## SIGNAL_GENERATOR_ANALYZER
module SIGNAL_GENERATOR_ANALYZER
(
	input CLK_100MHz,
	input rst,
	output logic [15:0] MUAFR_MOSI_P,
	output [15:0] MUAFR_MOSI_N,
	input  logic [15:0] MUAFR_MISO_P,
	input  logic [15:0] MUAFR_MISO_N,
	input enable_generate,
	output logic [15:0] status_wire,
	output [15:0] status_gen
);
Size: ~6,700 cells after synthesis, about 1,200 flip-flops, roughly 99 I/O pins.
==> flow/config.mk <==
export PLATFORM = sky130hd
export DESIGN_NAME = SIGNAL_GENERATOR_ANALYZER
export DESIGN_NICKNAME = SIGNAL_GENERATOR_ANALYZER
export VERILOG_FILES = /design/flow/design.v
export SDC_FILE = /design/flow/constraint.sdc
export NUM_CORES = 4
export LEC_CHECK = 0
export ABC_AREA = 1
export CAP_MARGIN = 0
export CELL_PAD_IN_SITES_DETAIL_PLACEMENT = 0
export CORE_MARGIN = 2
export CORE_UTILIZATION = 72
export CTS_CLUSTER_SIZE = 71
export GPL_TIMING_DRIVEN = 1
export HOLD_SLACK_MARGIN = -0.04
export PLACE_DENSITY = 0.64
export SETUP_SLACK_MARGIN = 1.15
export SLEW_MARGIN = 20
==> flow/constraint.sdc <==
create_clock -name core_clock -period 4.67 [get_ports {CLK_100MHz}]
set_input_delay 0.9340 -clock core_clock [delete_from_list [all_inputs] [get_ports {CLK_100MHz}]]
set_output_delay 0.9340 -clock core_clock [all_outputs]
set_load 0.01 [all_outputs]
run.sh (not shown) runs the stock make flow with config.mk's settings and CLKGATE_MAP_FILE=.
The starting point produced a layout that fails on negative setup slack.
Next try:
- ABC_AREA: 1 -> default
- CAP_MARGIN: 0 -> 20
- CELL_PAD_IN_SITES_DETAIL_PLACEMENT: 0 -> default
- CORE_UTILIZATION: 72 -> 40
- CTS_CLUSTER_SIZE: 71 -> default
- GPL_TIMING_DRIVEN: 1 -> default
- HOLD_SLACK_MARGIN: -0.04 -> default
- PLACE_DENSITY: 0.64 -> default
- SETUP_SLACK_MARGIN: 1.15 -> default
- clock period: 4.67 -> 8.12 ns (I/O delays scaled with it)
Effect: With this change the flow finished with timing, DRC and antenna clean; worst setup slack improved by 1500 ps; final area goes down by 1.3%; final cell count drops by 9.2%; wire length falls by 4.7%; area after synthesis drops by 2.6%; critical path depth came out lower by 14.

* * *

Setup of build 69:
The RTL this note starts from:
==> flow/design.v <==
module SIGNAL_GENERATOR_ANALYZER_ONE_WIRE
(
	input CLK_100MHz,
	input rst,
	input  	MUAFR_MISO_P,
	input  	MUAFR_MISO_N,
	input 	enable_generate,
	output logic [11: 0] test_cnt_1,
	output logic [11: 0] test_cnt_0
);
localparam ITERATION = 1004; 
logic [3: 0] prev_MUAFR_MISO_P;
logic [3: 0] prev_MUAFR_MISO_N;
always @(posedge CLK_100MHz)
begin
	if (rst)
	begin
		prev_MUAFR_MISO_P <= 4'h0;
		prev_MUAFR_MISO_N <= 4'h0;
	end else
	begin
	prev_MUAFR_MISO_P[3] <= prev_MUAFR_MISO_P[2];
	prev_MUAFR_MISO_P[2] <= prev_MUAFR_MISO_P[1];
	prev_MUAFR_MISO_P[1] <= prev_MUAFR_MISO_P[0];
	prev_MUAFR_MISO_P[0] <= MUAFR_MISO_P;
	prev_MUAFR_MISO_N[3] <= prev_MUAFR_MISO_N[2];
	prev_MUAFR_MISO_N[2] <= prev_MUAFR_MISO_N[1];
	prev_MUAFR_MISO_N[1] <= prev_MUAFR_MISO_N[0];
	prev_MUAFR_MISO_N[0] <= MUAFR_MISO_N;
	end
end
logic [15: 0] cnt_analyzer;
logic [11: 0] cnt_skew_P;
logic [11: 0] cnt_skew_N;
always @(posedge CLK_100MHz)
begin
	if (rst)
	begin
		cnt_skew_P <= 0;
		cnt_skew_N <= 0;
		cnt_analyzer <= 0;
		test_cnt_1 <= 0;
		test_cnt_0 <= 0;
	end else
	if (enable_generate == 0)
		begin
			if ((~prev_MUAFR_MISO_P[2] & MUAFR_MISO_P) | (prev_MUAFR_MISO_P[2] & ~MUAFR_MISO_P))
				cnt_skew_P <= cnt_skew_P + 1;
			if ((~prev_MUAFR_MISO_N[2] & MUAFR_MISO_N) | (prev_MUAFR_MISO_N[2] & ~MUAFR_MISO_N))
				cnt_skew_N <= cnt_skew_N + 1;
			if (cnt_analyzer == (ITERATION - 2))
			begin
				cnt_skew_N <= 0;
				cnt_skew_P <= 0;
				test_cnt_1 <= cnt_skew_P;
				test_cnt_0 <= cnt_skew_N;
			end
			if (cnt_analyzer == ITERATION)
				cnt_analyzer <= 0;
			else
				cnt_analyzer <= cnt_analyzer + 1;
		end else
		begin
			cnt_skew_P <= 0;
			cnt_skew_N <= 0;
			cnt_analyzer <= 0;
		end
end
endmodule
module SIGNAL_GENERATOR_ANALYZER
(
	input CLK_100MHz,
	input rst,
	output logic [15:0] MUAFR_MOSI_P,
	output [15:0] MUAFR_MOSI_N,
	input  logic [15:0] MUAFR_MISO_P,
	input  logic [15:0] MUAFR_MISO_N,
	input enable_generate,
	output logic [15:0] status_wire,
	output [15:0] status_gen
);
logic kz;
logic kz_P;
logic kz_N;
logic [15: 0] status_gen_P;
logic [15: 0] status_gen_N;
assign status_gen [15: 0] = status_gen_P [15: 0] & status_gen_N [15: 0];
assign kz = kz_N & kz_P;
localparam cnt_ETALON_GEN_min = 20;
localparam cnt_ETALON_GEN_max = 250;
assign MUAFR_MOSI_N [15: 0]  = ~ MUAFR_MOSI_P [15: 0];
localparam ITERATION = 102;
logic [2: 0] prev_flag_signal_P;
logic [7: 0] cnt_kz_signal_P;
logic [7: 0] cnt_kz_signal_N;
logic [15: 0] fail;
logic [3: 0] j;
logic flag_signal_P;
logic [9: 0] cnt_true_channel [15: 0];
logic [9: 0] cnt_status_true;
wire [8:0] test_cnt_1 [15: 0];
wire [8:0] test_cnt_0 [15: 0];
genvar i;
generate
	for (i = 0; i < 16; i = i + 1)
	begin : generator
		wire [11:0] full_cnt_1;
		wire [11:0] full_cnt_0;
		SIGNAL_GENERATOR_ANALYZER_ONE_WIRE signal_generator_analyzer_one_wire
		(
			.CLK_100MHz(CLK_100MHz),
			.rst(rst),
			.enable_generate(enable_generate),
			.MUAFR_MISO_P(MUAFR_MISO_P[i]),
			.MUAFR_MISO_N(MUAFR_MISO_N[i]),
			.test_cnt_1(full_cnt_1),
			.test_cnt_0(full_cnt_0)
		);
		assign test_cnt_1[i] = full_cnt_1[8:0];
		assign test_cnt_0[i] = full_cnt_0[8:0];
	always @(posedge CLK_100MHz)
	if (rst)
		status_gen_P [i] <= 0;
	else if (enable_generate == 0)
		if ((test_cnt_1 [i] > cnt_ETALON_GEN_min - 1) & (test_cnt_1 [i] < cnt_ETALON_GEN_max + 1))
			status_gen_P [i] <= 1;
		else
			status_gen_P [i] <= 0;
	always @(posedge CLK_100MHz)
	if (rst)
		status_gen_N [i] <= 0;
	else if (enable_generate == 0)
		if ((test_cnt_0 [i] > cnt_ETALON_GEN_min - 1) & (test_cnt_0 [i] < cnt_ETALON_GEN_max + 1))
			status_gen_N [i] <= 1;
		else
			status_gen_N [i] <= 0;
	end
endgenerate
integer k;
always @(posedge CLK_100MHz)
begin
	if (rst)
	begin
		MUAFR_MOSI_P <= 16'h0;
		prev_flag_signal_P <= 3'b0;
		cnt_kz_signal_P <= 0;
		cnt_kz_signal_N <= 0;
		kz_P <= 0;
		kz_N <= 0;
		fail <= 16'hFFFF;
		j <= 0;
		flag_signal_P <= 1;
		for (k = 0; k < 16; k = k + 1)
			cnt_true_channel [k] <= 0;
		cnt_status_true <= 0;
		status_wire <= 16'h0;
	end else
	if (enable_generate == 1)
	begin
		if (flag_signal_P == 1)		 
		begin
			if (prev_flag_signal_P [0] != flag_signal_P)
			begin
				MUAFR_MOSI_P [15: 0] <= 16'h0;
			end else
			begin
				MUAFR_MOSI_P [j] <= ((cnt_status_true  < (ITERATION - 6)) & (cnt_status_true >= 0)) ? 1 : 0;
			end
		end	else
		begin
			if (prev_flag_signal_P [0] != flag_signal_P)
			begin
				MUAFR_MOSI_P [15: 0] <= 16'hFFFF;
			end else
			begin
				MUAFR_MOSI_P [j] <= ((cnt_status_true  < (ITERATION - 6)) & (cnt_status_true >= 0)) ? 0 : 1;
			end
		end
		prev_flag_signal_P [2] <= prev_flag_signal_P [1];
		prev_flag_signal_P [1] <= prev_flag_signal_P [0];
		prev_flag_signal_P [0] <= flag_signal_P;
		if (cnt_status_true  == (ITERATION - 3))  
		begin
			j <= j + 1;
			cnt_status_true <= 0;
			if (j == 15)
				flag_signal_P <= flag_signal_P + 1;
			if (fail[j] == 0)
				status_wire [j] <= 1;
			else
				status_wire [j] <= 0;
		end else
			cnt_status_true <= cnt_status_true + 1;
		if ((cnt_status_true  == (ITERATION - 4)) & (flag_signal_P == 0))  
			if ((cnt_true_channel [j] > (ITERATION >> 1)) & (cnt_true_channel [j] < (ITERATION << 1)) & (kz == 1))
				fail[j] <= 0;
			else
				fail[j] <= 1;
		if ((cnt_status_true  > (ITERATION - 7)) & (flag_signal_P == 0))  
			if (cnt_kz_signal_P > (ITERATION - 15))
				kz_P <= 1;
			else
				kz_P <= 0;
		if ((cnt_status_true  > (ITERATION - 7)) & (flag_signal_P == 0))	 
			if (cnt_kz_signal_N > (ITERATION - 15))
				kz_N <= 1;
			else
				kz_N <= 0;
		if (cnt_status_true  == (ITERATION - 4))  
			cnt_true_channel [j] <= 0;
		else
			if ((MUAFR_MISO_P [j] == flag_signal_P) & (MUAFR_MISO_N [j] != flag_signal_P))
				cnt_true_channel [j] <= cnt_true_channel [j] + 1;
		if (cnt_status_true  == (ITERATION - 4))  
			cnt_kz_signal_P <= 0;
		else
			if (((MUAFR_MISO_P [0] == MUAFR_MISO_P [j]) + (MUAFR_MISO_P [1] == MUAFR_MISO_P [j]) + (MUAFR_MISO_P [2] == MUAFR_MISO_P [j]) + (MUAFR_MISO_P [3] == MUAFR_MISO_P [j]) + (MUAFR_MISO_P [4] == MUAFR_MISO_P [j]) + (MUAFR_MISO_P [5] == MUAFR_MISO_P [j]) + (MUAFR_MISO_P [6] == MUAFR_MISO_P [j]) + (MUAFR_MISO_P [7] == MUAFR_MISO_P [j]) + (MUAFR_MISO_P [8] == MUAFR_MISO_P [j]) + (MUAFR_MISO_P [9] == MUAFR_MISO_P [j]) + (MUAFR_MISO_P [10] == MUAFR_MISO_P [j]) + (MUAFR_MISO_P [11] == MUAFR_MISO_P [j]) + (MUAFR_MISO_P [12] == MUAFR_MISO_P [j]) + (MUAFR_MISO_P [13] == MUAFR_MISO_P [j])) == 1)
				cnt_kz_signal_P <= cnt_kz_signal_P + 1;
		if (cnt_status_true  == (ITERATION - 3)) 
			cnt_kz_signal_N <= 0;
		else
			if (((MUAFR_MISO_N [0] == MUAFR_MISO_N [j]) + (MUAFR_MISO_N [1] == MUAFR_MISO_N [j]) + (MUAFR_MISO_N [2] == MUAFR_MISO_N [j]) + (MUAFR_MISO_N [3] == MUAFR_MISO_N [j]) + (MUAFR_MISO_N [4] == MUAFR_MISO_N [j]) + (MUAFR_MISO_N [5] == MUAFR_MISO_N [j]) + (MUAFR_MISO_N [6] == MUAFR_MISO_N [j]) + (MUAFR_MISO_N [7] == MUAFR_MISO_N [j]) + (MUAFR_MISO_N [8] == MUAFR_MISO_N [j]) + (MUAFR_MISO_N [9] == MUAFR_MISO_N [j]) + (MUAFR_MISO_N [10] == MUAFR_MISO_N [j]) + (MUAFR_MISO_N [11] == MUAFR_MISO_N [j]) + (MUAFR_MISO_N [12] == MUAFR_MISO_N [j]) + (MUAFR_MISO_N [13] == MUAFR_MISO_N [j])) > 13)
				cnt_kz_signal_N <= cnt_kz_signal_N + 1;
		end else
		begin
			j <= 0;
			cnt_true_channel [j] <= 0;
			cnt_status_true <= 0;
			flag_signal_P <= 0;
			MUAFR_MOSI_P <= 16'h0;
		end
end
endmodule
Settings: LEC_CHECK=0, ABC_AREA=1, CAP_MARGIN=20, CELL_PAD_IN_SITES_GLOBAL_PLACEMENT=1, CORE_MARGIN=7, CORE_UTILIZATION=40, GPL_TIMING_DRIVEN=0, SLEW_MARGIN=20, TNS_END_PERCENT=70; clock period 10.2 ns.
Per the final summary, build 69 finished and its layout is clean on timing, DRC and antenna.
Here is what was changed in the inputs of build 89 compared with build 69.
Settings: TNS_END_PERCENT: 70 -> unset; SETUP_SLACK_MARGIN: unset -> 1.42; CTS_CLUSTER_SIZE: unset -> 37; GPL_TIMING_DRIVEN: 0 -> unset; CORE_UTILIZATION: 40 -> 68; CELL_PAD_IN_SITES_GLOBAL_PLACEMENT: 1 -> unset; CORE_MARGIN: 7 -> 2; ABC_AREA: 1 -> unset; the clock period (ns, I/O delays scaled along): 10.2 -> 4.77.
--- outcome ---
Across build 69 and build 89, a clean result was obtained everywhere but in build 89. The flow for build 89 finished, though final verification flagged negative setup slack. Cmp build 89 vs build 69: worst setup slack lower in build 89. Route | build 89 vs build 69 | wire shorter in build 89. Relative to build 69, post-route cell area decreased by 2.8% in build 89.
Modified inputs, build 83 compared to build 89
Settings: CTS_CLUSTER_SIZE: 37 -> unset; SETUP_SLACK_MARGIN: 1.42 -> unset; the clock period (ns, I/O delays scaled along): 4.77 -> 8.32.
### Flow results
- The total setup buffers inserted after CTS number comes out lower for build 83 vs build 89.
- On delay of the slowest critical-path stage: between build 89 and build 83, it ends up higher for build 83.
- Total power: build 83 below build 89
- The fraction of power spent switching nets in build 83 was lower than what build 89 gave.
- Build 83 vs build 89, register-to-register slack went up by 2.46 ns.
- Build 83 has completed all stages; timing, DRC and antenna checks passed.
- Cell area for build 83 is lower than for build 89.
#### Input delta (build 98 over build 83)
Settings: CORE_UTILIZATION now 70, was 68; CTS_CLUSTER_SIZE now 37, previously not set; SLEW_MARGIN now 0, was 20; SETUP_SLACK_MARGIN now 1.42, previously not set; the clock period (ns, I/O delays scaled along) now 4.77, was 8.32.
[summary]
- Build 98: all stages done; final checks FAILED (negative setup slack).
- Summary: with build 83 as the reference, row count in build 98 moved down by a few percent.
- Arrival time at the worst endpoint (build 98 over build 83): decrease, 1.92 ns
- Build 98 and build 83 ended up with roughly the same clock transition at the registers of the reported paths.
- Area added between synthesis and finish in build 98 vs build 83: up 3.7 points
- In the metrics for build 98 and build 83, the one carrying the higher final setup violation count is build 98.
- The area share of and-or/or-and cells after synthesis of build 98 and that of build 83 are within noise of each other.
- Area: build 98 vs build 83 -> build 98 larger
- [compare] base=build 83 new=build 98: detailed-route wire length rose about 7%; worst-case setup margin in the final layout shows a reduction of 1.70 ns; number of buffers other than clock buffers in the final layout now sits higher.
The inputs of build 44 differ from those of build 98 as listed below.
Settings: CTS_CLUSTER_SIZE changed from 37 to 14; SETUP_SLACK_MARGIN changed from 1.42 to 1.21; CTS_CLUSTER_DIAMETER newly set to 28; PLACE_DENSITY_LB_ADDON newly set to 0.28; ABC_AREA newly set to 1; SLEW_MARGIN changed from 0 to 20; CORE_ASPECT_RATIO newly set to 0.86; CORE_UTILIZATION changed from 70 to 72; the clock period (ns, I/O delays scaled along) changed from 4.77 to 4.73.
### Flow results
Layout checks on build 44: not met. Flow itself completed; violations: negative setup slack.
Relative to build 98, build 44 degrades total power.
Of the two values seen for cell with the largest stage delay on the worst path, sky130_fd_sc_hd__mux4_2 was produced by build 98 and sky130_fd_sc_hd__fa_1 by build 44.
Compared to build 98, the routing of build 44 uses more wire.
Per the comparison of build 44 with build 98, worst hold slack went down 0.042 ns, total combinational power fell by about 6%, number of instances in the synthesized netlist increased by 1373 relative to the old numbers.
No activity file was given, so power comes from the tool's default toggle rates.
